==> quartz <==
## aoc_day2
module aoc_day2 (
    input         clock,
    input         reset,
    input  [63:0] data_value,
    input         data_valid,
    output        data_ready,
    output        result_valid,
    output [63:0] result_value
);
export LEC_CHECK = 0
export ABC_AREA = 0
export CAP_MARGIN = 20
export CELL_PAD_IN_SITES_DETAIL_PLACEMENT = 1
export CELL_PAD_IN_SITES_GLOBAL_PLACEMENT = 0
export CORE_ASPECT_RATIO = 0.71
export CORE_MARGIN = 2
export CORE_UTILIZATION = 32
export CTS_CLUSTER_SIZE = 85
export GPL_ROUTABILITY_DRIVEN = 1
export MIN_ROUTING_LAYER = met1
export PLACE_DENSITY_LB_ADDON = 0.09
export SLEW_MARGIN = 20
export TNS_END_PERCENT = 60
create_clock -name core_clock -period 5.78 [get_ports {clock}]
run.sh (not shown) runs the stock make flow with config.mk's settings and CLKGATE_MAP_FILE=.
==> nickel: changes against quartz <==
- ABC_AREA: 0 -> 1
- CELL_PAD_IN_SITES_DETAIL_PLACEMENT: 1 -> default
- CELL_PAD_IN_SITES_GLOBAL_PLACEMENT: 0 -> default
- CORE_ASPECT_RATIO: 0.71 -> default
- CORE_UTILIZATION: 32 -> 65
- CTS_CLUSTER_SIZE: 85 -> default
- GPL_ROUTABILITY_DRIVEN: 1 -> default
- MIN_ROUTING_LAYER: met1 -> default
- PLACE_DENSITY_LB_ADDON: 0.09 -> default
- TNS_END_PERCENT: 60 -> default
==> flow/constraint.sdc (replaced) <==
create_clock -name core_clock -period 1.14 [get_ports {clock}]
set_input_delay 0.2280 -clock core_clock [delete_from_list [all_inputs] [get_ports {clock}]]
set_output_delay 0.2280 -clock core_clock [all_outputs]
set_load 0.01 [all_outputs]
==> cedar: changes against quartz <==
- ABC_AREA: 0 -> default
- CELL_PAD_IN_SITES_DETAIL_PLACEMENT: 1 -> default
- CELL_PAD_IN_SITES_GLOBAL_PLACEMENT: 0 -> default
- CORE_ASPECT_RATIO: 0.71 -> default
- CTS_CLUSTER_SIZE: 85 -> default
- GPL_ROUTABILITY_DRIVEN: 1 -> default
- MIN_ROUTING_LAYER: met1 -> default
- PLACE_DENSITY_LB_ADDON: 0.09 -> default
- TNS_END_PERCENT: 60 -> default
==> flow/constraint.sdc (replaced) <==
create_clock -name core_clock -period 3.93 [get_ports {clock}]
set_input_delay 0.7860 -clock core_clock [delete_from_list [all_inputs] [get_ports {clock}]]
set_output_delay 0.7860 -clock core_clock [all_outputs]
set_load 0.01 [all_outputs]
==> notes <==
quartz produced a clean layout. cedar completed with no timing, DRC or antenna violations. nickel aborted during global routing. Of quartz and cedar, cedar has the higher first-iteration DRC count (gap about 40%, measured against cedar). In final cell count, cedar and quartz hardly differ. Synthesized cell count is the same in quartz and cedar. In cedar the non-clock buffer count is higher than in quartz, by 31. Between quartz and cedar, the lower worst hold slack is in cedar (gap 0.0018 ns). In cedar the critical path depth is lower than in quartz, by 1. Sequential cell count is the same in cedar and quartz. Worst setup slack: cedar is lower than quartz (1.5 ns). Of cedar and quartz, quartz has the higher count of clock-buffer cells in the layout (gap 4). In quartz the synthesized area is smaller than in nickel, by 12%. Between cedar and quartz, the lower routed wire length is in cedar (gap about 16%, measured against quartz).
==> figures <==
	quartz	cedar	nickel
Outcome	timing/DRC/antenna clean	timing/DRC/antenna clean	did not finish
Stage where the flow stopped	-	-	global routing
Die height	234 um	277 um	209 um
Yosys top cell area share	33.2%	33.2%	29.2%
Count of vias placed by the detailed router	22.3k	21.8k	-
Util after Layout	36.7%	37.1%	-
Number of cells on the critical path	12	11	-
Final-layout setup total negative slack	0 ns	0 ns	-
Comb pwr	6.43 mW	8.90 mW	-
Number of multi-input combinational cells	2356	2356	-
Cell area after layout	0.0272 mm2	0.0275 mm2	-
Mux share	3.17%	3.17%	0%
Initial standard-cell utilization of the core	32.3%	32.3%	65.4%
Delay contributed by the slowest stage of the critical path	0.78 ns	0.49 ns	-
Final HPWL from detailed placement	57000 um	47600 um	75000 um
Routed met2 length	35200 um	30600 um	-
Data required time of the worst path	6.25 ns	4.40 ns	-
Number of cells traversed by the worst register-to-register path	12	11	-
Power consumed by the clock network	2.98 mW	4.54 mW	-
Routed wire length per instance	19.5 um	16.3 um	-
Antenna cells	0	0	-
Post-DP Area	0.0257 mm2	0.0259 mm2	0.0356 mm2
LEAKAGE	9.99 nW	10.2 nW	-
Kind of path behind the tightest hold check	register to register	register to register	-

---

==> inputs of build 68 <==
Starting RTL as in the previous note.
Settings: LEC_CHECK=0, CAP_MARGIN=15, CORE_MARGIN=2, CORE_UTILIZATION=72, CTS_CLUSTER_DIAMETER=50, CTS_CLUSTER_SIZE=30, MIN_ROUTING_LAYER=met1, PLACE_DENSITY=0.66, SETUP_SLACK_MARGIN=0.82, SLEW_MARGIN=30, TNS_END_PERCENT=95; clock period 3.27 ns.
==> inputs of trial 76, as changes to build 68 <==
- CAP_MARGIN: 15 -> 20
- CTS_CLUSTER_DIAMETER: 50 -> 62
- CTS_CLUSTER_SIZE: 30 -> not set
- MIN_ROUTING_LAYER: met1 -> not set
- SETUP_SLACK_MARGIN: 0.82 -> not set
- SLEW_MARGIN: 30 -> 20
- TNS_END_PERCENT: 95 -> not set
==> flow/constraint.sdc (replaced) <==
create_clock -name core_clock -period 4.78 [get_ports {clock}]
set_input_delay 0.9560 -clock core_clock [delete_from_list [all_inputs] [get_ports {clock}]]
set_output_delay 0.9560 -clock core_clock [all_outputs]
set_load 0.01 [all_outputs]
==> inputs of build 52, as changes to build 68 <==
- CAP_MARGIN: 15 -> 20
- CORE_UTILIZATION: 72 -> 10
- CTS_CLUSTER_DIAMETER: 50 -> not set
- CTS_CLUSTER_SIZE: 30 -> not set
- MIN_ROUTING_LAYER: met1 -> not set
- PLACE_DENSITY: 0.66 -> not set
- SETUP_SLACK_MARGIN: 0.82 -> not set
- SLEW_MARGIN: 30 -> 20
- TNS_END_PERCENT: 95 -> not set
==> flow/constraint.sdc (replaced) <==
create_clock -name core_clock -period 5.62 [get_ports {clock}]
set_input_delay 1.1240 -clock core_clock [delete_from_list [all_inputs] [get_ports {clock}]]
set_output_delay 1.1240 -clock core_clock [all_outputs]
set_load 0.01 [all_outputs]
==> inputs of build 97, as changes to build 68 <==
- CAP_MARGIN: 15 -> 20
- CTS_CLUSTER_DIAMETER: 50 -> 97
- MAX_ROUTING_LAYER: not set -> met4
- SETUP_SLACK_MARGIN: 0.82 -> not set
==> flow/constraint.sdc (replaced) <==
create_clock -name core_clock -period 3.06 [get_ports {clock}]
set_input_delay 0.6120 -clock core_clock [delete_from_list [all_inputs] [get_ports {clock}]]
set_output_delay 0.6120 -clock core_clock [all_outputs]
set_load 0.01 [all_outputs]
==> notes <==
Build 52 completed with no timing, DRC or antenna violations. Build 97 produced a layout that fails on negative setup slack. Trial 76 completed with no timing, DRC or antenna violations. Build 68 did not get past 5_1_grt.
In build 97 the critical path depth is higher than in build 52, by 1.
Register-to-register slack: build 97 < trial 76 < build 52.
Fmax, lowest first: build 52, trial 76, build 97.
Cell area: trial 76 < build 97 < build 52.
Combinational power, highest first: build 97, trial 76, build 52.

---

==> run K <==
Starting RTL as in the previous note.
// aoc_day2
module aoc_day2 (
    input         clock,
    input         reset,
    input  [63:0] data_value,
    input         data_valid,
    output        data_ready,
    output        result_valid,
    output [63:0] result_value
);
    wire [1:0] debug_unused;
    aoc aoc (
        .clock        (clock),
        .reset        (reset),
        .puzzle       (5'b00100),
        .data_value   (data_value),
        .data_valid   (data_valid),
        .data_ready   (data_ready),
        .result_valid (result_valid),
        .result_value (result_value),
        .debug        (debug_unused)
    );
endmodule
make LEC_CHECK=0 ABC_AREA=0 CAP_MARGIN=20 CORE_MARGIN=2 CORE_UTILIZATION=72 CTS_CLUSTER_DIAMETER=400 CTS_CLUSTER_SIZE=95 HOLD_SLACK_MARGIN=0.3 PLACE_DENSITY=0.4 SLEW_MARGIN=20 TNS_END_PERCENT=10 finish   # period 2.17 ns
==> inputs of run R, as changes to run K <==
Settings changed: ABC_AREA 0 to not set, CORE_UTILIZATION 72 to 64, CTS_CLUSTER_DIAMETER 400 to not set, CTS_CLUSTER_SIZE 95 to not set, HOLD_SLACK_MARGIN 0.3 to not set, PLACE_DENSITY 0.4 to not set, TNS_END_PERCENT 10 to not set.
==> flow/constraint.sdc (replaced) <==
create_clock -name core_clock -period 5.62 [get_ports {clock}]
set_input_delay 1.1240 -clock core_clock [delete_from_list [all_inputs] [get_ports {clock}]]
set_output_delay 1.1240 -clock core_clock [all_outputs]
set_load 0.01 [all_outputs]
==> qor summary <==
Run status: run R timing/DRC/antenna clean; run K stopped before the end
Failing step: run R -; run K 5_1_grt
H-tree Lvls: run R 2; run K 1
Detailed Place HPWL: run R 44600 um; run K 56100 um
Gpl congestion: run R 0.936; run K 0.981
Number of placement rows: run R 70; run K 66
Cell area after placement: run R 25000 um2; run K 29400 um2
Hold bufs inserted after CTS: run R 0; run K 1
Initial core utilization: run R 0.652; run K 0.734
Setup slack at placement: run R 1490 ps; run K -1050 ps
Die boundary width: run R 197 um; run K 186 um
CTS resizes: run R 0; run K 241
Total clock buffers created by CTS: run R 44; run K 8
Post-Place Cells: run R 3483; run K 3975
Die height: run R 197 um; run K 186 um
Post-CTS setup buffer count: run R 0; run K 30
Chip Footprint: run R 39000 um2; run K 34700 um2

---

==> 01-18: inputs <==
Starting RTL as in the previous note.
export LEC_CHECK = 0
export ABC_AREA = 0
export CAP_MARGIN = 20
export CORE_MARGIN = 2
export CORE_UTILIZATION = 41
export CTS_CLUSTER_DIAMETER = 66
export MIN_ROUTING_LAYER = met2
export PLACE_DENSITY_LB_ADDON = 0.09
export SLEW_MARGIN = 20
create_clock -name core_clock -period 5.0 [get_ports {clock}]
==> 05-25 (differences from 01-18) <==
- ABC_AREA: 0 -> 1
- CORE_ASPECT_RATIO: default -> 1.4
- CORE_UTILIZATION: 41 -> 72
- CTS_CLUSTER_DIAMETER: 66 -> default
- CTS_CLUSTER_SIZE: default -> 10
- MIN_ROUTING_LAYER: met2 -> default
- PLACE_DENSITY_LB_ADDON: 0.09 -> default
==> flow/constraint.sdc (replaced) <==
create_clock -name core_clock -period 1.14 [get_ports {clock}]
set_input_delay 0.2280 -clock core_clock [delete_from_list [all_inputs] [get_ports {clock}]]
set_output_delay 0.2280 -clock core_clock [all_outputs]
set_load 0.01 [all_outputs]
==> results.cfg <==
; implementation run metrics
[run_status]
outcome = timing/DRC/antenna clean

[critical_path]
regToRegStartpoint = aoc._32[17]
timing.critical_path.from_type = flop
critical_path.most_common_cell = sky130_fd_sc_hd__ha_1
end_kind = flop

[cells_and_area]
ff_latch_area_um2 = 7960

[clock_network]
tritoncts.num_buffers = 49

[min_path]
hold_class = flop to flop

[grt]
grtUsageMet3_pct = 48.7
gr-total-overflow = 0

[floorplan]
die_y_um = 246
(the above is from 01-18)
==> results.cfg <==
; generated from flow reports
[run_status]
outcome = did not finish
lastStage = clock tree synthesis
tool_error_message = [ERROR DPL-0038] Utilization greater than 100%, impossible to legalize

[floorplan]
die_y_um = 234
dieArea_um2 = 39400

[yosys]
yosysTopAreaCellShare_pct = 29.2
ys_chip_area_um2 = 27300
adder_and_majority_gate_portion_of_the_synthesized_area_pct = 7.91
post_syn_instances = 4336
synth.most_common_cell = sky130_fd_sc_hd__nand2_1
ys_seq_elements = 397
ys_sh_simple_pct = 32.6
dominantRegCellSynth = sky130_fd_sc_hd__dfxtp_1
synth_nets = 4574
synth.area.mux_share_pct = 0
yosys.area_share.xor_xnor_pct = 4.05
synth_top_cell_by_area = sky130_fd_sc_hd__dfxtp_1
ys.warnings.count = 2

[place]
detailed_place.area_um2 = 35800
pre_cts_slack_ns = -1.39
(the above is from 05-25)
Power is estimated from default activity; no workload was simulated.
